// mips
module mips (
        input  wire        clk,
        input  wire        rst,
        input  wire [4:0]  ra3,
        input  wire [31:0] instr,
        input  wire [31:0] rd_dm,
        output wire        we_dm,
        output wire [31:0] pc_current,
        output wire [31:0] alu_out,
        output wire [31:0] wd_dm,
        output wire [31:0] rd3,
        output wire [31:0] wd_rf,
        output wire [4:0] rf_wa
    );
Size in the first run: roughly 8700 cells after synthesis, about 240 I/O pins, roughly 0.10 mm^2 of cells after synthesis.
==> flow/config.mk <==
export PLATFORM = sky130hd
export DESIGN_NAME = mips
export DESIGN_NICKNAME = mips
export VERILOG_FILES = /design/flow/design.v
export SDC_FILE = /design/flow/constraint.sdc
export NUM_CORES = 4
export LEC_CHECK = 0
export CAP_MARGIN = 20
export CELL_PAD_IN_SITES_GLOBAL_PLACEMENT = 1
export CORE_ASPECT_RATIO = 1.12
export CORE_MARGIN = 2
export CORE_UTILIZATION = 58
export GPL_TIMING_DRIVEN = 1
export MAX_ROUTING_LAYER = met4
export PLACE_DENSITY = 0.6
export SETUP_SLACK_MARGIN = 2.58
export SLEW_MARGIN = 25
export TNS_END_PERCENT = 5
==> flow/constraint.sdc <==
create_clock -name core_clock -period 10.6 [get_ports {clk}]
set_input_delay 2.1200 -clock core_clock [delete_from_list [all_inputs] [get_ports {clk}]]
set_output_delay 2.1200 -clock core_clock [all_outputs]
set_load 0.01 [all_outputs]
run.sh (not shown) runs the stock make flow with config.mk's settings and CLKGATE_MAP_FILE=.
The first run did not get past 5_1_grt.
Rerun with:
Settings changed: CAP_MARGIN 20 to 10, CELL_PAD_IN_SITES_GLOBAL_PLACEMENT 1 to 0, CORE_UTILIZATION 58 to 72, PLACE_DENSITY 0.6 to not set, PLACE_DENSITY_LB_ADDON set to 0.21, SETUP_SLACK_MARGIN 2.58 to -0.9.
Clock period 10.6 ns to 9.47 ns, I/O delays scaled along.
The changed run failed in 4_1_cts.
Synthesized area is unchanged.
Die area decreases by about a fifth.
Synthesized cell count does not change.
Rerun with:
Settings changed: CAP_MARGIN 10 to 20, CELL_PAD_IN_SITES_GLOBAL_PLACEMENT 0 to not set, CORE_ASPECT_RATIO 1.12 to not set, CORE_UTILIZATION 72 to 21, GPL_TIMING_DRIVEN 1 to not set, MAX_ROUTING_LAYER met4 to not set, PLACE_DENSITY set to 0.6, PLACE_DENSITY_LB_ADDON 0.21 to not set, SETUP_SLACK_MARGIN -0.9 to 1.0, SLEW_MARGIN 25 to 20, TNS_END_PERCENT 5 to not set.
Clock period 9.47 ns to 19.0 ns, I/O delays scaled along.
=> Now the flow ran to the end with no violations. Die size rose to 3.4 times its value. Synthesized cell count does not change. Area after synthesis does not change.


== 04-14 ==
mips again, from the RTL that the note above started with.
Settings: LEC_CHECK=0, CAP_MARGIN=20, CORE_MARGIN=2, CORE_UTILIZATION=65, CTS_CLUSTER_DIAMETER=29, MAX_ROUTING_LAYER=met4, PLACE_DENSITY=0.6, SETUP_SLACK_MARGIN=3.91, SLEW_MARGIN=20; clock period 14.9 ns.
For 04-14, the flow was terminated by a tool error in global routing (5_1_grt) and produced no final design.
Setup changes, 04-14 to 04-07
- swapping 3.91 for 4.75 in SETUP_SLACK_MARGIN
- swapping 65 for 68 in CORE_UTILIZATION
- swapping 29 for 40 in CTS_CLUSTER_DIAMETER
- clearing MAX_ROUTING_LAYER, which used to be met4
- swapping 14.9 for 16.2 in the clock period (ns, I/O delays scaled along)
Notes after the runs:
Diff 04-14 -> 04-07: standard cell area after detailed placement went down 830 sq um, mean instance size in the synthesized netlist held, post-placement cell count went down 121.
04-07 ends up with lower maximum level of the CTS H-tree than 04-14 does.
As far as mux share of post-synthesis cell area goes, 04-14 and 04-07 are indistinguishable; the numbers are identical.
Between 04-07 and 04-14, the die outline width is lower for 04-07.
Total die size for 04-07 is lower than for 04-14.
Comparing the two runs side by side, 04-07 comes out ahead of 04-14 on detailed placer's ending HPWL.
FAIL for each of 04-07 and 04-14
04-07 did not finish: a tool error stopped it during global routing (5_1_grt).


garnet:
mips again, from the RTL that the note above started with.
Settings: LEC_CHECK=0, CAP_MARGIN=20, CORE_MARGIN=2, CORE_UTILIZATION=40, PLACE_DENSITY=0.6, SETUP_SLACK_MARGIN=1.0, SLEW_MARGIN=20; clock period 19.0 ns.
Input-level comparison between nickel and garnet:
# garnet
export LEC_CHECK = 0
export CAP_MARGIN = 20
export CORE_MARGIN = 2
export CORE_UTILIZATION = 40
export PLACE_DENSITY = 0.6
export SETUP_SLACK_MARGIN = 1.0
export SLEW_MARGIN = 20
create_clock -name core_clock -period 19.0 [get_ports {clk}]
# nickel
export LEC_CHECK = 0
export CAP_MARGIN = 20
export CORE_MARGIN = 2
export CORE_UTILIZATION = 58
export PLACE_DENSITY = 0.6
export SETUP_SLACK_MARGIN = 3.91
export SLEW_MARGIN = 20
create_clock -name core_clock -period 14.9 [get_ports {clk}]
--- outcome ---
- Of garnet and nickel, just one finished clean: garnet.
- Final checks on nickel, whose flow otherwise completed, came back failing, citing negative setup slack.
- Slew at the pin closest to its max-slew limit: lower on garnet
- In the flow results for garnet and nickel, the slack of the worst reg-to-reg path is larger on garnet.
- Summary of nickel over garnet: largest net degree at the start of global routing increased about 20%; global-route usage increased 16 points.
- Looking at final critical-path share of the clock period, nickel sits above garnet.
- Comparing garnet and nickel, die height is higher on garnet.
What willow does differently from nickel at the input level:
# nickel
export LEC_CHECK = 0
export CAP_MARGIN = 20
export CORE_MARGIN = 2
export CORE_UTILIZATION = 58
export PLACE_DENSITY = 0.6
export SETUP_SLACK_MARGIN = 3.91
export SLEW_MARGIN = 20
create_clock -name core_clock -period 14.9 [get_ports {clk}]
# willow
export LEC_CHECK = 0
export CAP_MARGIN = 20
export CORE_MARGIN = 2
export CORE_UTILIZATION = 58
export PLACE_DENSITY = 0.6
export SETUP_SLACK_MARGIN = -0.96
export SLEW_MARGIN = 20
create_clock -name core_clock -period 16.2 [get_ports {clk}]
### Flow results
Changes observed in willow relative to nickel: worst slack at placement went up by 41 ps, buffering overhead went down by 2.3 points, global-route wire length before repair went down by about 4.5%.
Post-route DRC violation count: willow vs nickel identical
willow: data arrival at the endpoint of the critical path higher than nickel
willow: complete, dirty (negative setup slack)
Input-level comparison between violet and willow:
# willow
export LEC_CHECK = 0
export CAP_MARGIN = 20
export CORE_MARGIN = 2
export CORE_UTILIZATION = 58
export PLACE_DENSITY = 0.6
export SETUP_SLACK_MARGIN = -0.96
export SLEW_MARGIN = 20
create_clock -name core_clock -period 16.2 [get_ports {clk}]
# violet
export LEC_CHECK = 0
export CAP_MARGIN = 10
export CORE_MARGIN = 2
export CORE_UTILIZATION = 71
export CTS_CLUSTER_SIZE = 23
export PLACE_DENSITY = 0.6
export SETUP_SLACK_MARGIN = -0.76
export SLEW_MARGIN = 20
create_clock -name core_clock -period 12.5 [get_ports {clk}]
Results
- No final results exist for violet, since it was stopped by error GRT-0116 during global routing.
- willow → violet: area after synthesis held steady, final estimated routing congestion in global placement grew by 9.3%, fraction of the core area occupied by cells at floorplan grew by 13 points, number of input and output port buffers inserted held steady.
- Going from willow to violet, worst slack at placement shrinks by 1420 ps.
- willow -> violet: number of H-tree levels delta 0, exact match
- violet does better than willow on die size.
- Half-perimeter wire length after placement (violet over willow): increase, about 14%
Input-level comparison between cedar and violet:
# violet
export LEC_CHECK = 0
export CAP_MARGIN = 10
export CORE_MARGIN = 2
export CORE_UTILIZATION = 71
export CTS_CLUSTER_SIZE = 23
export PLACE_DENSITY = 0.6
export SETUP_SLACK_MARGIN = -0.76
export SLEW_MARGIN = 20
create_clock -name core_clock -period 12.5 [get_ports {clk}]
# cedar
export LEC_CHECK = 0
export CAP_MARGIN = 20
export CORE_MARGIN = 2
export CORE_UTILIZATION = 40
export PLACE_DENSITY = 0.6
export SETUP_SLACK_MARGIN = 1.0
export SLEW_MARGIN = 20
create_clock -name core_clock -period 20.0 [get_ports {clk}]
Findings:
cedar finished all stages; the layout is clean. On cedar: count of instances resized after the clock tree is built is 603 lower than what violet gave. For total half-perimeter wirelength after legalization and detailed placement, dividing the value from violet by the value from cedar gives 1.07. Re total setup buffers inserted after CTS: violet was higher than cedar. Sort violet and cedar by vertical die dimension, descending, and cedar comes first. Summary of cedar over violet: post-synthesis adder-cell area fraction closely matched the old numbers, number of buffers created by CTS increased by 3 relative to the old numbers, width of the die increased by 33% relative to the old numbers.
